## oak
==> flow/design.v <==
`timescale 1ns / 1ps
module pid_controller(
    input  logic        clk,
    input  logic        rst_n,
    input  logic [15:0] setpoint,
    input  logic [15:0] feedback,
    input  logic [15:0] Kp,
    input  logic [15:0] Ki,
    input  logic [15:0] Kd,
    input  logic [15:0] clk_prescaler,
    output logic [15:0] control_signal
);
    logic signed [16:0]  error_s;         
    logic signed [16:0]  prev_error_s;
    logic signed [31:0]  integral_s;      
    logic signed [31:0]  derivative_s;
    logic [15:0] clk_divider;
    logic        sampling_flag;
    logic signed [31:0] kp_mul, ki_mul;
    logic signed [31:0] kd_mul;
    logic signed [31:0] control_calc;
    always_ff @(posedge clk or negedge rst_n) begin
        if (!rst_n) begin
            clk_divider    <= 16'h0000;
            sampling_flag  <= 1'b0;
        end else if (clk_divider == clk_prescaler) begin
            clk_divider    <= 16'h0000;
            sampling_flag  <= 1'b1;
        end else begin
            clk_divider    <= clk_divider + 16'd1;
            sampling_flag  <= 1'b0;
        end
    end
    always_comb begin
        error_s = $signed({1'b0, setpoint}) - $signed({1'b0, feedback});
        kp_mul = $signed({1'b0, Kp}) * error_s;
        ki_mul = $signed({1'b0, Ki}) * error_s;
        kd_mul = $signed({1'b0, Kd}) * (error_s - prev_error_s);
        control_calc = kp_mul + integral_s + kd_mul;
    end
    always_ff @(posedge clk or negedge rst_n) begin
        if (!rst_n) begin
            prev_error_s   <= '0;
            integral_s     <= '0;
            derivative_s   <= '0;
            control_signal <= 16'h0000;
        end else if (sampling_flag) begin
            integral_s   <= integral_s + ki_mul;
            derivative_s <= kd_mul;
            control_signal <= control_calc[15:0];
            prev_error_s <= error_s;
        end
    end
endmodule
`timescale 1ns/1ps
module top (
  input  logic        clk,
  input  logic        rst_n,
  input  logic [15:0] setpoint,
  input  logic [15:0] feedback,
  input  logic [15:0] Kp,
  input  logic [15:0] Ki,
  input  logic [15:0] Kd,
  input  logic [15:0] clk_prescaler,
  output logic [15:0] control_signal
);
  pid_controller u_dut (
    .clk(clk),
    .rst_n(rst_n),
    .setpoint(setpoint),
    .feedback(feedback),
    .Kp(Kp),
    .Ki(Ki),
    .Kd(Kd),
    .clk_prescaler(clk_prescaler),
    .control_signal(control_signal)
  );
endmodule
clock: 10.9 ns
lec_check: 0
abc_area: 1
cap_margin: 40
core_aspect_ratio: 1.57
core_margin: 10
core_utilization: 40
cts_cluster_diameter: 177
cts_cluster_size: 26
gpl_routability_driven: 0
gpl_timing_driven: 0
max_routing_layer: met4
min_routing_layer: met2
place_density_lb_addon: 0.15
slew_margin: 0
tns_end_percent: 45
run.sh (not shown) runs the stock make flow with config.mk's settings and CLKGATE_MAP_FILE=.
diff inputs: oak => birch
Settings: PLACE_DENSITY_LB_ADDON removed (was 0.15); CTS_CLUSTER_SIZE removed (was 26); MIN_ROUTING_LAYER removed (was met2); SLEW_MARGIN changed from 0 to 20; CTS_CLUSTER_DIAMETER removed (was 177); CORE_MARGIN changed from 10 to 2; CAP_MARGIN changed from 40 to 20; GPL_TIMING_DRIVEN removed (was 0); TNS_END_PERCENT removed (was 45); GPL_ROUTABILITY_DRIVEN removed (was 0); MAX_ROUTING_LAYER removed (was met4); CORE_ASPECT_RATIO removed (was 1.57); ABC_AREA removed (was 1); the clock period (ns, I/O delays scaled along) changed from 10.9 to 12.2.
==> results <==
birch was carried through to the last stage, and its layout satisfied the timing, design-rule and antenna checks. Routed length on met2 | birch below oak. Compared with oak, routed wire length in birch decreased by more than a quarter. Compared with oak, design area in birch decreased by a little under 10%. Total stage count of the critical path, birch and oak, higher one = birch. The setup slack of the critical path after layout of birch was superior to that of oak. Looking only at fraction of the cycle the final worst path needs, and setting everything else aside, the lower value of birch and oak goes to birch.


Setup of cedar:
RTL: the design.v shown in full above, as it stands there.
==> flow/config.mk <==
export PLATFORM = sky130hd
export DESIGN_NAME = top
export DESIGN_NICKNAME = top
export VERILOG_FILES = /design/flow/design.v
export SDC_FILE = /design/flow/constraint.sdc
export NUM_CORES = 4
export LEC_CHECK = 0
export ABC_AREA = 0
export CAP_MARGIN = 10
export CELL_PAD_IN_SITES_DETAIL_PLACEMENT = 2
export CORE_ASPECT_RATIO = 0.73
export CORE_MARGIN = 7
export CORE_UTILIZATION = 48
export CTS_CLUSTER_SIZE = 82
export GPL_ROUTABILITY_DRIVEN = 0
export GPL_TIMING_DRIVEN = 0
export MAX_ROUTING_LAYER = met4
export MIN_ROUTING_LAYER = met2
export SLEW_MARGIN = 20
==> flow/constraint.sdc <==
create_clock -name core_clock -period 13.6 [get_ports {clk}]
set_input_delay 2.7200 -clock core_clock [delete_from_list [all_inputs] [get_ports {clk}]]
set_output_delay 2.7200 -clock core_clock [all_outputs]
set_load 0.01 [all_outputs]
cedar is listed as incomplete: the tool reported an error in 4_1_cts and the run ended there.
### cedar -> juniper
- removing ABC_AREA (formerly 0)
- changing CAP_MARGIN from 10 to 20
- removing CELL_PAD_IN_SITES_DETAIL_PLACEMENT (formerly 2)
- removing GPL_ROUTABILITY_DRIVEN (formerly 0)
- removing MAX_ROUTING_LAYER (formerly met4)
- removing CORE_ASPECT_RATIO (formerly 0.73)
- changing CORE_UTILIZATION from 48 to 40
- removing CTS_CLUSTER_SIZE (formerly 82)
- removing GPL_TIMING_DRIVEN (formerly 0)
- changing CORE_MARGIN from 7 to 2
- removing MIN_ROUTING_LAYER (formerly met2)
- changing the clock period (ns, I/O delays scaled along) from 13.6 to 12.5
==> comparison <==
- Taking cedar as the reference, in juniper average cell area after synthesis stayed essentially flat, placement row count rose by about 30%.
- The run showing the smaller total instance count after detailed placement is cedar.
- Count of distinct cell types in the synthesized netlist: juniper vs cedar — no meaningful difference
- juniper went all the way through the flow, and no timing, DRC or antenna check failed.
- Diff cedar -> juniper: die width went down 10%; cell count after synthesis held steady; tally of buffers added on design ports went up by 5.6%.
- cedar → juniper: post-placement cell area up 590 sq um, worst setup slack after placement up 1760 ps, die footprint up 3200 sq um.
Input-level comparison between harbor and juniper:
- CTS_CLUSTER_SIZE now 100, previously not set
- SETUP_SLACK_MARGIN now -0.51, previously not set
- TNS_END_PERCENT now 25, previously not set
- ABC_AREA now 1, previously not set
- PLACE_DENSITY_LB_ADDON now 0.3, previously not set
- CTS_CLUSTER_DIAMETER now 340, previously not set
- CELL_PAD_IN_SITES_GLOBAL_PLACEMENT now 2, previously not set
- Compared to juniper, harbor has total cell area reported by yosys after synthesis about 6% higher.
- Total number of nets in the final design was higher in harbor than in juniper.
- Higher die width was reported by harbor, not juniper.
- Looking at top metal layer carrying routed signals, the met4 result is from harbor; the met5 one comes from juniper.
- harbor against juniper: die area grew by about 6%, synthesized cell count grew by 559.
- Compared with juniper, harbor degrades wire length after detailed routing.
- Number of vias after detailed routing for harbor: about 20% up relative to juniper
- harbor ended with less non-clock buffer instance count of the final layout than juniper.
- Post-route cell area: harbor > juniper
Here is what was changed in the inputs of onyx compared with harbor.
- changing TNS_END_PERCENT from 25 to 15
- changing ABC_AREA from 1 to 0
- changing CTS_CLUSTER_SIZE from 100 to 16
- setting PLACE_DENSITY to 0.42 for the first time
- removing PLACE_DENSITY_LB_ADDON (formerly 0.3)
==> results <==
onyx completed; timing, DRC and antenna clean. Summary of the comparison: slew at the pin closest to its max-slew limit is higher in onyx, relative to harbor. Launching element of the worst setup path = feedback[0]: harbor; launching element of the worst setup path = feedback[1]: onyx. onyx vs. harbor: core utilization went up by 1.6 points. The die area in onyx is 0.944 times that in harbor. [diff] total standard cell area after synthesis, onyx relative to harbor: improvement. Against harbor, onyx comes in 2.6% lower on site row count. Compared with harbor, onyx shows clock skew higher by 5.1 ps. The setup slack of the most critical reg-to-reg path of onyx was inferior to that of harbor.
